==> v22 <==
==> flow/design.v <==
module CS(clk, reset, X, Y);
	input clk, reset; 
	input [7:0] X;
	output [9:0] Y;
	reg [9:0] X1,X2, X3, X4, X5, X6, X7, X8, X9;
	wire[9:0] avg_w;
	reg [9:0] avg;
	reg [9:0] appr;
	wire[9:0] Y_keep_w;
	reg [9:0] Y;
	reg [12:0] avg_dividend;
	reg [12:0] Y_dividend;
	reg [12:0] total_num;
	reg [9:0] least;
	wire [12:0] avg_dis = 13'd9;
	wire [12:0] Y_dis = 13'd8;
	always @(negedge clk) begin
		if(reset) begin
			X1 <= 0; X2 <= 0; X3 <= 0; X4 <= 0; X5 <= 0; X6 <= 0; X7 <= 0; X8 <= 0; X9 <= 0;
			avg_dividend <= 0;
			total_num <= 0;
		end  
		else begin 
			if (total_num < 9)
				total_num <= total_num + 1;
			X1 <= X2;
			X2 <= X3;
			X3 <= X4;
			X4 <= X5;
			X5 <= X6;
			X6 <= X7;
			X7 <= X8;
			X8 <= X9;
			X9 <= X;
			avg_dividend <= X2+X3+X4+X5+X6+X7+X8+X9+X; 	
		end  
	end  
	calc c1(avg_dividend, avg_dis, avg_w);
	always @(*) begin
		avg = avg_w;
		appr = X1;
		least = 1000;
		if( (avg >= X1) && (avg - X1) < least) begin
			appr = X1;
			least = avg - X1;
		end
		if(avg >= X2 && (avg - X2) < least) begin
			appr = X2;
			least = avg - X2;
		end
		if(avg >= X3 && (avg - X3) < least) begin
			appr = X3;
			least = avg - X3;
		end
		if(avg >= X4 && (avg - X4) < least) begin
			appr = X4;
			least = avg - X4;
		end
		if(avg >= X5 && (avg - X5) < least) begin
			appr = X5;
			least = avg - X5;
		end
		if(avg >= X6 && (avg - X6) < least) begin
			appr = X6;
			least = avg - X6;
		end
		if(avg >= X7 && (avg - X7) < least) begin
			appr = X7;
			least = avg - X7;
		end
		if(avg >= X8 && (avg - X8) < least) begin
			appr = X8;
			least = avg - X8;
		end
		if(avg >= X9 && (avg - X9) < least) begin
			appr = X9;
			least = avg - X9;
		end
		Y_dividend = avg_dividend + avg_dis*appr;
	end  
	calc c2(Y_dividend, Y_dis, Y_keep_w);	
	always @(posedge clk) begin
		if (total_num >= 9)
			Y <= Y_keep_w;
	end 
endmodule
module  calc
    #(parameter width=13)   
	(dividend, divisor, merchant);
	input [width-1:0]       dividend;   
	input [width-1:0]       divisor;   
	output [width-1:0]      merchant;   
	reg [width-1:0]     	temp_dividend;  
	reg [width-1:0]      	temp_divisor;  
	reg [2*width-1:0]    	temp_did;
	reg [2*width-1:0]   	temp_dis;
	reg [width-1:0]      	merchant;   
	reg [width-1:0]      	remainder;   
	integer 		i;
    always @(*) begin
		temp_dividend = dividend;
		temp_divisor = divisor;	
	end
    always @(*) begin
		temp_did = {{width{1'b0}}, temp_dividend};
		temp_dis = {temp_divisor, {width{1'b0}}};
		for(i = 0; i < width; i = i +1) begin
			temp_did = temp_did << 1;
			if(temp_did >= temp_dis) 
				temp_did = temp_did - temp_dis + 1'b1;
			else 
				temp_did = temp_did;
		end  
		merchant = temp_did[width-1:0];
		remainder = temp_did[width*2-1: width];
	end  
endmodule
==> flow/run.sh <==
#!/bin/bash
# the make line also repeats each setting of config.mk as NAME=value (left out here)
make -C /OpenROAD-flow-scripts/flow DESIGN_CONFIG=/design/flow/config.mk WORK_HOME=/design/flow/orfs CLKGATE_MAP_FILE= finish
==> flow/config.mk <==
export PLATFORM = sky130hd
export DESIGN_NAME = CS
export DESIGN_NICKNAME = CS
export VERILOG_FILES = /design/flow/design.v
export SDC_FILE = /design/flow/constraint.sdc
export NUM_CORES = 4
export LEC_CHECK = 0
export ABC_AREA = 1
export CAP_MARGIN = 5
export CELL_PAD_IN_SITES_GLOBAL_PLACEMENT = 0
export CORE_MARGIN = 2
export CORE_UTILIZATION = 72
export CTS_CLUSTER_DIAMETER = 190
export CTS_CLUSTER_SIZE = 66
export GPL_ROUTABILITY_DRIVEN = 0
export MAX_ROUTING_LAYER = met4
export SETUP_SLACK_MARGIN = 5.0
export SLEW_MARGIN = 20
export TNS_END_PERCENT = 60
==> flow/constraint.sdc <==
create_clock -name core_clock -period 28.3 [get_ports {clk}]
set_input_delay 5.6600 -clock core_clock [delete_from_list [all_inputs] [get_ports {clk}]]
set_output_delay 5.6600 -clock core_clock [all_outputs]
set_load 0.01 [all_outputs]
==> inputs of v27, as changes to v22 <==
--- a/flow/config.mk
+++ b/flow/config.mk
@@ -7,4 +7,3 @@
 export LEC_CHECK = 0
-export ABC_AREA = 1
-export CAP_MARGIN = 5
+export CAP_MARGIN = 20
 export CELL_PAD_IN_SITES_GLOBAL_PLACEMENT = 0
@@ -12,6 +11,8 @@
 export CORE_UTILIZATION = 72
-export CTS_CLUSTER_DIAMETER = 190
+export CTS_CLUSTER_DIAMETER = 359
 export CTS_CLUSTER_SIZE = 66
 export GPL_ROUTABILITY_DRIVEN = 0
+export HOLD_SLACK_MARGIN = -0.09
 export MAX_ROUTING_LAYER = met4
+export PLACE_DENSITY_LB_ADDON = 0.04
 export SETUP_SLACK_MARGIN = 5.0
==> flow/constraint.sdc (replaced) <==
create_clock -name core_clock -period 63.8 [get_ports {clk}]
set_input_delay 12.7600 -clock core_clock [delete_from_list [all_inputs] [get_ports {clk}]]
set_output_delay 12.7600 -clock core_clock [all_outputs]
set_load 0.01 [all_outputs]
==> reports/metrics.json <==
{
  "synth": {
    "postSynthSeqShare": 0.1412,
    "area_fraction_in_mux_cells": 0.04766,
    "top_cell": "sky130_fd_sc_hd__nor2_1",
    "aoi_share": 0.2487,
    "synth.logic.top_family": "AND-OR/OR-AND gates",
    "synth.top_cell.area_share": 0.1513
  },
  "floorplan": {
    "floorplan.rows": 54,
    "die_height_um": 152.5,
    "design.die.area_sq_mm": 0.02326
  },
  "run_status": {
    "haltStage": "global routing",
    "status": "did not finish",
    "firstError": "[ERROR GRT-0232] Routing congestion too high. Check the congestion heatmap in the GUI."
  }
}
-- figures above: v27

==> reports/metrics.json <==
{
  "floorplan": {
    "die_height_um": 150.9,
    "floorplan.rows": 53,
    "design.die.area_sq_mm": 0.02277
  },
  "run_status": {
    "status": "did not finish",
    "haltStage": "detailed placement",
    "firstError": "[ERROR DPL-0038] Utilization greater than 100%, impossible to legalize"
  },
  "synth": {
    "postSynthSeqShare": 0.1443,
    "area_fraction_in_mux_cells": 0,
    "synth.top_cell.area_share": 0.1546,
    "aoi_share": 0.1403,
    "synth.logic.top_family": "simple AND/OR/NAND/NOR gates"
  }
}
-- figures above: v22

